## acc_cpu
module acc_cpu(
	input clk,
	input rst,
	output [7:0] imem_addr,
	input [15:0] imem_rdata,
	output reg dmem_req,
	output reg dmem_we,
	output reg [7:0] dmem_addr,
	output [7:0] dmem_wdata,
	input dmem_ack,
	input [7:0] dmem_rdata,
	input [7:0] in_data,
	input in_valid,
	output in_ready,
	output [7:0] out_data,
	output out_valid,
	input out_ready,
	output halted,
	output [7:0] acc,
	output flag_c,
	output flag_z,
	output flag_v
);
parameter S_F0 = 4'd0;    
parameter S_F1 = 4'd1;    
parameter S_DEC = 4'd2;   
parameter S_IND = 4'd3;   
parameter S_MEM = 4'd4;   
parameter S_EX = 4'd5;    
parameter S_ST = 4'd6;    
parameter S_MUL = 4'd7;   
parameter S_DIV = 4'd8;   
parameter S_DIVW = 4'd9;  
parameter S_IN = 4'd10;   
parameter S_OUT = 4'd11;  
parameter S_NX = 4'd12;   
parameter S_HLT = 4'd13;  
reg [3:0] state;
reg [7:0] pc, npc;
reg [15:0] ir;
reg [7:0] ACC;
reg C, Z, V;
reg [7:0] mdata;
reg [7:0] JSRaddrReg;
reg [7:0] InteruptAdrReg;
reg [3:0] HVPIReg;
reg [7:0] MULreg, MULreg2;
reg [7:0] DIVreg;
reg ev_ov, ev_bi, ev_ba;
wire [4:0] op = ir[15:11];
wire [2:0] mode = ir[10:8];
wire [7:0] imm = ir[7:0];
wire is_alu = (op[4:3] == 2'b00);
wire is_ld = (op == 5'b01000);
wire is_st = (op == 5'b01001);
wire is_shl = (op == 5'b01010);
wire is_shr = (op == 5'b01011);
wire is_in = (op == 5'b01100);
wire is_out = (op == 5'b01101);
wire is_hlt = (op == 5'b01110);
wire is_hv = (op == 5'b01111);
wire is_mul = (op == 5'b11000);
wire is_div = (op == 5'b11001);
wire is_br = (op == 5'b11010);
wire is_bz = (op == 5'b11011);
wire is_jsr = (op == 5'b11100);
wire is_rts = (op == 5'b11101);
wire is_rti = (op == 5'b11110);
wire is_bad = (op[4:3] == 2'b10) || (op == 5'b11111);
wire bad_mode = (is_alu || is_ld) && (mode > 3'd2);
reg [7:0] alu_b;
reg [2:0] alu_ctl;
wire [7:0] alu_out;
wire alu_c, alu_v, alu_z;
n_bit_alu ALU(ACC, alu_b, alu_ctl, alu_out, alu_c, alu_v, alu_z);
always @(*) begin
	alu_b = (mode == 3'd0) ? imm : mdata;
	alu_ctl = op[2:0];
	if (state == S_MUL) begin
		alu_b = MULreg2;
		alu_ctl = 3'b000;
	end else if (state == S_DIV) begin
		alu_b = imm;
		alu_ctl = 3'b001;
	end
end
wire ovf_en = (HVPIReg == 4'b0000) || HVPIReg[0];
wire bi_en = (HVPIReg == 4'b0000) || HVPIReg[1];
wire ba_en = (HVPIReg == 4'b0000) || HVPIReg[2];
assign imem_addr = pc;
  ...
clock: 7.0 ns
lec_check: 0
abc_area: 1
cap_margin: 20
core_margin: 2
core_utilization: 70
gpl_routability_driven: 0
gpl_timing_driven: 0
place_density: 0.57
slew_margin: 20
tns_end_percent: 15
run.sh (not shown) runs the stock make flow with config.mk's settings and CLKGATE_MAP_FILE=.
==> next run, changes <==
- CORE_ASPECT_RATIO: not set -> 0.5
- CORE_UTILIZATION: 70 -> 47
- CTS_CLUSTER_DIAMETER: not set -> 204
- CTS_CLUSTER_SIZE: not set -> 99
- GPL_ROUTABILITY_DRIVEN: 0 -> not set
- GPL_TIMING_DRIVEN: 0 -> not set
- PLACE_DENSITY: 0.57 -> 0.6
- TNS_END_PERCENT: 15 -> 90
Flip-flop count is unchanged.
Non-clock buffer count fell by 56.
Routed wire length fell by 7.2%.
Register-to-register slack gains 0.20 ns.
Critical path depth rose by 2.
Sequential share of layout area rose by 0.70 points.
Worst hold slack gains 0.015 ns.
==> next run, changes <==
- ABC_AREA: 1 -> not set
- CAP_MARGIN: 20 -> 40
- CORE_ASPECT_RATIO: 0.5 -> not set
- CORE_MARGIN: 2 -> 7
- CORE_UTILIZATION: 47 -> 40
- CTS_CLUSTER_DIAMETER: 204 -> not set
- CTS_CLUSTER_SIZE: 99 -> not set
- PLACE_DENSITY: 0.6 -> not set
- TNS_END_PERCENT: 90 -> not set
What happened: The changed run passed the timing, DRC and antenna checks. Synthesized area rose by 3.8%. Sequential power came out lower by about 2%. Combinational power went down by 35%. Final cell count shrinks by 9.1%.

---

Setup of red:
The RTL this note starts from:
==> flow/design.v <==
`timescale 1ns / 1ps
module mux_2x1_rtl(in_0, in_1, select, out);
	input	select;
	input in_0; 
	input in_1;
	output out;
	assign out = (in_0 && ~select) || (in_1 && select);
endmodule
`timescale 1ns / 1ps
module mux_4x1_behavioral(in_0, in_1, in_2, in_3, select, out);
	input in_0;
	input in_1;
	input in_2;
	input in_3;
	input [1:0] select;
	output out;
	reg out;
	always@(select, in_0, in_1, in_2, in_3)
	begin
		case(select)
			2'b00: out = in_0;
			2'b01: out = in_1;
			2'b10: out = in_2;
			2'b11: out = in_3;
		endcase
	end
endmodule
`timescale 1ns / 1ps
module bfa_gl(in_0, in_1, carry_in, result, carry_out);
	input in_0, in_1, carry_in;
	output result, carry_out;
	wire w_xor, w_and_0, w_and_1;
	xor X0(w_xor, in_0, in_1);
	xor X1(result, w_xor, carry_in);
	and A0(w_and_0, w_xor, carry_in);
	and A1(w_and_1, in_0, in_1);
	or O1(carry_out, w_and_0, w_and_1);
endmodule
`timescale 1ns / 1ps
module alu_bitslice(in_a, in_b, in_carry, in_control, out_carry, out_result);
	input in_a, in_b, in_carry;
	input [2:0] in_control;
	wire w_xor_b_c0, w_invert_a, w_and_a_b, w_or_a_b, w_sum, w_2x1;
	output out_result;
	output out_carry;
	xor (w_xor_b_c0, in_b, in_control[0]);
	or  (w_or_a_b, in_a, w_xor_b_c0);
	and (w_and_a_b, in_a, w_xor_b_c0);
	not (w_invert_a, in_a);
	bfa_gl bfa (in_a, w_xor_b_c0, in_carry, w_sum, out_carry);
	mux_2x1_rtl mux_2x1 (w_invert_a, w_xor_b_c0, in_control[0], w_2x1);
	mux_4x1_behavioral mux_4x1 (w_sum, w_or_a_b, w_and_a_b, w_2x1, in_control[2:1], out_result);
endmodule
`timescale 1ns / 1ps
module n_bit_alu(a_in, b_in, control_in, sum_out, carry_out, overflow_out, zero_out);
	parameter n = 8;
	input [7:0] a_in;
	input [7:0] b_in;
	input [2:0] control_in;
	output [7:0] sum_out; 
	output carry_out, overflow_out, zero_out;
	wire [8:0] carry;
	wire is_zero_out;
	and is_zero(is_zero_out, ~sum_out[0], ~sum_out[1], ~sum_out[2], ~sum_out[3], ~sum_out[4], ~sum_out[5], ~sum_out[6], ~sum_out[7]);
	genvar i;
	assign carry_out = carry[n];
	assign overflow_out = carry[n - 1] ^ carry[n];
	assign zero_out = is_zero_out;
	assign carry[0] = control_in[0];
	alu_bitslice adder(a_in[0], b_in[0], carry[0], control_in, carry[1], sum_out[0]); 
	generate 
		for (i = 1; i < n; i = i + 1)
			begin: aluBitGen
				alu_bitslice adder(a_in[i], b_in[i], carry[i], control_in, carry[i+1], sum_out[i]);
			end
	endgenerate
endmodule
`timescale 1ns / 1ps
module acc_cpu(
	input clk,
	input rst,
	output [7:0] imem_addr,
	input [15:0] imem_rdata,
	output reg dmem_req,
	output reg dmem_we,
	output reg [7:0] dmem_addr,
	output [7:0] dmem_wdata,
	input dmem_ack,
	input [7:0] dmem_rdata,
	input [7:0] in_data,
	input in_valid,
	output in_ready,
	output [7:0] out_data,
	output out_valid,
	input out_ready,
	output halted,
	output [7:0] acc,
	output flag_c,
	output flag_z,
	output flag_v
);
parameter S_F0 = 4'd0;    
parameter S_F1 = 4'd1;    
parameter S_DEC = 4'd2;   
parameter S_IND = 4'd3;   
parameter S_MEM = 4'd4;   
parameter S_EX = 4'd5;    
parameter S_ST = 4'd6;    
parameter S_MUL = 4'd7;   
parameter S_DIV = 4'd8;   
parameter S_DIVW = 4'd9;  
parameter S_IN = 4'd10;   
parameter S_OUT = 4'd11;  
parameter S_NX = 4'd12;   
parameter S_HLT = 4'd13;  
reg [3:0] state;
reg [7:0] pc, npc;
reg [15:0] ir;
reg [7:0] ACC;
reg C, Z, V;
reg [7:0] mdata;
reg [7:0] JSRaddrReg;
reg [7:0] InteruptAdrReg;
reg [3:0] HVPIReg;
reg [7:0] MULreg, MULreg2;
reg [7:0] DIVreg;
reg ev_ov, ev_bi, ev_ba;
wire [4:0] op = ir[15:11];
wire [2:0] mode = ir[10:8];
wire [7:0] imm = ir[7:0];
wire is_alu = (op[4:3] == 2'b00);
wire is_ld = (op == 5'b01000);
wire is_st = (op == 5'b01001);
wire is_shl = (op == 5'b01010);
wire is_shr = (op == 5'b01011);
wire is_in = (op == 5'b01100);
wire is_out = (op == 5'b01101);
wire is_hlt = (op == 5'b01110);
wire is_hv = (op == 5'b01111);
wire is_mul = (op == 5'b11000);
wire is_div = (op == 5'b11001);
wire is_br = (op == 5'b11010);
wire is_bz = (op == 5'b11011);
wire is_jsr = (op == 5'b11100);
wire is_rts = (op == 5'b11101);
wire is_rti = (op == 5'b11110);
wire is_bad = (op[4:3] == 2'b10) || (op == 5'b11111);
wire bad_mode = (is_alu || is_ld) && (mode > 3'd2);
reg [7:0] alu_b;
reg [2:0] alu_ctl;
wire [7:0] alu_out;
wire alu_c, alu_v, alu_z;
n_bit_alu ALU(ACC, alu_b, alu_ctl, alu_out, alu_c, alu_v, alu_z);
always @(*) begin
	alu_b = (mode == 3'd0) ? imm : mdata;
	alu_ctl = op[2:0];
	if (state == S_MUL) begin
		alu_b = MULreg2;
		alu_ctl = 3'b000;
	end else if (state == S_DIV) begin
		alu_b = imm;
		alu_ctl = 3'b001;
	end
end
wire ovf_en = (HVPIReg == 4'b0000) || HVPIReg[0];
wire bi_en = (HVPIReg == 4'b0000) || HVPIReg[1];
wire ba_en = (HVPIReg == 4'b0000) || HVPIReg[2];
assign imem_addr = pc;
assign dmem_wdata = ACC;
assign in_ready = (state == S_IN);
assign out_valid = (state == S_OUT);
assign out_data = ACC;
assign halted = (state == S_HLT);
assign acc = ACC;
assign flag_c = C;
assign flag_z = Z;
assign flag_v = V;
always @(posedge clk) begin
	if (rst) begin
		state <= S_F0;
		pc <= 8'd0;
		npc <= 8'd0;
		ir <= 16'd0;
		ACC <= 8'd0;
		C <= 1'b0;
		Z <= 1'b0;
		V <= 1'b0;
		mdata <= 8'd0;
		JSRaddrReg <= 8'd0;
		InteruptAdrReg <= 8'd0;
		HVPIReg <= 4'd0;
		MULreg <= 8'd0;
		MULreg2 <= 8'd0;
		DIVreg <= 8'd0;
		ev_ov <= 1'b0;
		ev_bi <= 1'b0;
		ev_ba <= 1'b0;
		dmem_req <= 1'b0;
		dmem_we <= 1'b0;
		dmem_addr <= 8'd0;
	end else begin
		case (state)
		S_F0: begin
			ev_ov <= 1'b0;
			ev_bi <= 1'b0;
			ev_ba <= 1'b0;
			state <= S_F1;
		end
		S_F1: begin
			ir <= imem_rdata;
			state <= S_DEC;
		end
		S_DEC: begin
			npc <= pc + 8'd1;
			if (bad_mode) begin
				ev_ba <= 1'b1;
				state <= S_NX;
			end else if (is_bad) begin
				ev_bi <= 1'b1;
				state <= S_NX;
			end else if ((is_alu || is_ld) && mode == 3'd1) begin
				dmem_req <= 1'b1;
				dmem_we <= 1'b0;
				dmem_addr <= imm;
				state <= S_MEM;
			end else if ((is_alu || is_ld) && mode == 3'd2) begin
				dmem_req <= 1'b1;
				dmem_we <= 1'b0;
				dmem_addr <= imm;
				state <= S_IND;
			end else if (is_alu || is_ld) begin
				state <= S_EX;
			end else if (is_st) begin
				dmem_req <= 1'b1;
				dmem_we <= 1'b1;
				dmem_addr <= imm;
				state <= S_ST;
			end else if (is_mul) begin
				MULreg <= imm;
				MULreg2 <= ACC;
				state <= S_MUL;
			end else if (is_div) begin
				if (imm == 8'd0) begin
					ACC <= 8'hff;
					state <= S_NX;
				end else begin
					DIVreg <= 8'd0;
					state <= S_DIV;
				end
			end else if (is_in) begin
				state <= S_IN;
			end else if (is_out) begin
				state <= S_OUT;
			end else if (is_hlt) begin
				state <= S_HLT;
			end else begin
				if (is_shl) ACC <= {ACC[6:0], 1'b0};
				if (is_shr) ACC <= {1'b0, ACC[7:1]};
				if (is_hv) HVPIReg <= imm[3:0];
				if (is_br || (is_bz && Z)) npc <= imm;
				if (is_jsr) begin
					JSRaddrReg <= pc + 8'd1;
					npc <= imm;
				end
				if (is_rts) npc <= JSRaddrReg;
				if (is_rti) npc <= InteruptAdrReg;
				state <= S_NX;
			end
		end
		S_IND: begin
			if (dmem_ack) begin
				dmem_req <= 1'b0;
				dmem_addr <= dmem_rdata;
				state <= S_MEM;
			end else if (!dmem_req) begin
				dmem_req <= 1'b1;
			end
		end
		S_MEM: begin
			if (dmem_ack) begin
				dmem_req <= 1'b0;
				mdata <= dmem_rdata;
				state <= S_EX;
			end else begin
				dmem_req <= 1'b1;
			end
		end
		S_EX: begin
			if (is_ld) begin
				ACC <= (mode == 3'd0) ? imm : mdata;
			end else begin
				ACC <= alu_out;
				C <= alu_c;
				Z <= alu_z;
				V <= alu_v;
				ev_ov <= alu_v;
			end
			state <= S_NX;
		end
		S_ST: begin
			if (dmem_ack) begin
				dmem_req <= 1'b0;
				dmem_we <= 1'b0;
				state <= S_NX;
			end
		end
		S_MUL: begin
			ACC <= alu_out;
			MULreg <= MULreg - 8'd1;
			if (MULreg == 8'd2) state <= S_NX;
		end
		S_DIV: begin
			if (alu_c) begin
				ACC <= alu_out;
				DIVreg <= DIVreg + 8'd1;
			end else begin
				state <= S_DIVW;
			end
		end
		S_DIVW: begin
			ACC <= DIVreg;
			state <= S_NX;
		end
		S_IN: begin
			if (in_valid) begin
				ACC <= in_data;
				state <= S_NX;
			end
		end
		S_OUT: begin
			if (out_ready) state <= S_NX;
		end
		S_NX: begin
			if (ev_ov && ovf_en) begin
				InteruptAdrReg <= npc;
				pc <= 8'd100;
			end else if (ev_bi && bi_en) begin
				InteruptAdrReg <= npc;
				pc <= 8'd110;
			end else if (ev_ba && ba_en) begin
				InteruptAdrReg <= npc;
				pc <= 8'd120;
			end else begin
				pc <= npc;
			end
			state <= S_F0;
		end
		S_HLT: begin
		end
		default: state <= S_F0;
		endcase
	end
end
endmodule
Settings: LEC_CHECK=0, ABC_AREA=1, CAP_MARGIN=20, CORE_MARGIN=2, CORE_UTILIZATION=72, CTS_CLUSTER_DIAMETER=96, CTS_CLUSTER_SIZE=76, HOLD_SLACK_MARGIN=0.29, PLACE_DENSITY_LB_ADDON=0.27, SLEW_MARGIN=20; clock period 4.62 ns.
red ran in full, but the layout does not pass; the checks complain about negative setup slack.
### red -> blue
==> flow/config.mk <==
export PLATFORM = sky130hd
export DESIGN_NAME = acc_cpu
export DESIGN_NICKNAME = acc_cpu
export VERILOG_FILES = /design/flow/design.v
export SDC_FILE = /design/flow/constraint.sdc
export NUM_CORES = 4
export LEC_CHECK = 0
export ABC_AREA = 1
export CAP_MARGIN = 20
export CORE_MARGIN = 2
export CORE_UTILIZATION = 40
export GPL_TIMING_DRIVEN = 0
export PLACE_DENSITY = 0.6
export SLEW_MARGIN = 20
==> flow/constraint.sdc <==
create_clock -name core_clock -period 7.0 [get_ports {clk}]
set_input_delay 1.4000 -clock core_clock [delete_from_list [all_inputs] [get_ports {clk}]]
set_output_delay 1.4000 -clock core_clock [all_outputs]
set_load 0.01 [all_outputs]
Notes after the runs:
Number of global-route vias before repair went down by more than 10% going from red to blue.
The final clock skew on blue is in line with that on red.
Compared with red, blue shows growth of design area from synthesis to finish lower by 0.23 points.
Taking red as the reference, in blue via count lower, total power after layout decreased 980 uW.
blue vs red — part of the total power dissipated in the clock network rose 2.6 points.
Delta(post-layout utilization of the core, blue - red) < 0
Required time at the worst-slack endpoint | blue above red
blue finished end to end and its layout was clean on timing, DRC and antenna.
Combinational cell area excluding buffers and inverters down about 3.3% in blue wrt red
Between red and blue, post-layout minimum cycle time increased.
Inputs modified between blue and green:
==> flow/config.mk <==
export PLATFORM = sky130hd
export DESIGN_NAME = acc_cpu
export DESIGN_NICKNAME = acc_cpu
export VERILOG_FILES = /design/flow/design.v
export SDC_FILE = /design/flow/constraint.sdc
export NUM_CORES = 4
export LEC_CHECK = 0
export CAP_MARGIN = 20
export CORE_ASPECT_RATIO = 0.5
export CORE_MARGIN = 2
export CORE_UTILIZATION = 58
export CTS_CLUSTER_DIAMETER = 204
export CTS_CLUSTER_SIZE = 99
export PLACE_DENSITY = 0.6
export SLEW_MARGIN = 20
export TNS_END_PERCENT = 10
==> results <==
green finished every stage and its layout cleared the timing, DRC and antenna checks.
green ended up with sky130_fd_sc_hd__or3_4 as its cell with the largest stage delay on the worst path; blue ended up with sky130_fd_sc_hd__fa_1.
Taking blue as the reference, in green core utilization shows an increase of 18 points; number of non-filler instances in the completed layout shows a reduction of about 20%; largest clock skew in the final design shows no meaningful change; fraction of the mapped netlist area in compound gates shows a reduction of 1.9 points.
### green -> orange
==> flow/config.mk <==
export PLATFORM = sky130hd
export DESIGN_NAME = acc_cpu
export DESIGN_NICKNAME = acc_cpu
export VERILOG_FILES = /design/flow/design.v
export SDC_FILE = /design/flow/constraint.sdc
export NUM_CORES = 4
export LEC_CHECK = 0
export ABC_AREA = 1
export CAP_MARGIN = 20
export CORE_ASPECT_RATIO = 1.86
export CORE_MARGIN = 2
export CORE_UTILIZATION = 40
export CTS_CLUSTER_DIAMETER = 387
export CTS_CLUSTER_SIZE = 54
export HOLD_SLACK_MARGIN = -0.03
export SLEW_MARGIN = 20
==> comparison <==
NOTE total vias in the final route green->orange increased slightly. Row clock buffer instance count of the final layout: orange higher / green lower. Going from green to orange, core utilization decreased by 20 points relative to the old numbers; share of synthesized cell area in full adder, half adder and majority cells rose by 0.20 points; placement-stage worst setup slack higher; worst-case setup margin in the final layout now sits higher. orange has highest net fanout along the worst path below what green had. In the reports for green and orange, the smaller number of cells on the worst reg-to-reg path belongs to green. On clock network power share: between green and orange, it ends up higher for green.
Here is what was changed in the inputs of purple compared with orange.
==> flow/config.mk <==
export PLATFORM = sky130hd
export DESIGN_NAME = acc_cpu
export DESIGN_NICKNAME = acc_cpu
export VERILOG_FILES = /design/flow/design.v
export SDC_FILE = /design/flow/constraint.sdc
export NUM_CORES = 4
export LEC_CHECK = 0
export ABC_AREA = 0
export CAP_MARGIN = 20
export CELL_PAD_IN_SITES_GLOBAL_PLACEMENT = 0
export CORE_ASPECT_RATIO = 0.5
export CORE_MARGIN = 2
export CORE_UTILIZATION = 47
export CTS_CLUSTER_DIAMETER = 273
export CTS_CLUSTER_SIZE = 100
export HOLD_SLACK_MARGIN = -0.03
export PLACE_DENSITY_LB_ADDON = 0.3
export SETUP_SLACK_MARGIN = -0.03
export SLEW_MARGIN = 20
export TNS_END_PERCENT = 15
- purple: all stages complete, timing, DRC and antenna checks passed
- Summary — worst endpoint required time, purple relative to orange: higher, by 0.04 ns.
- Compared to orange, purple has standard cell area after detailed placement 130 um2 higher.
- Least setup slack across all paths after layout on purple is down relative to orange.
- purple reports a higher clock group share of total power than orange does.
- Looking at cell leakage power, purple sits below orange.
- In the tables for purple and orange, clock buffer and inverter area fraction after layout reads higher with orange.
- A startpoint of the worst setup timing path of ir[8] is what purple shows, while state[1] belongs to orange.
- purple ends up with a initial antenna violation count that is 1 higher than in orange.
Power figures rest on the tool's default switching activity, not on a simulated workload.
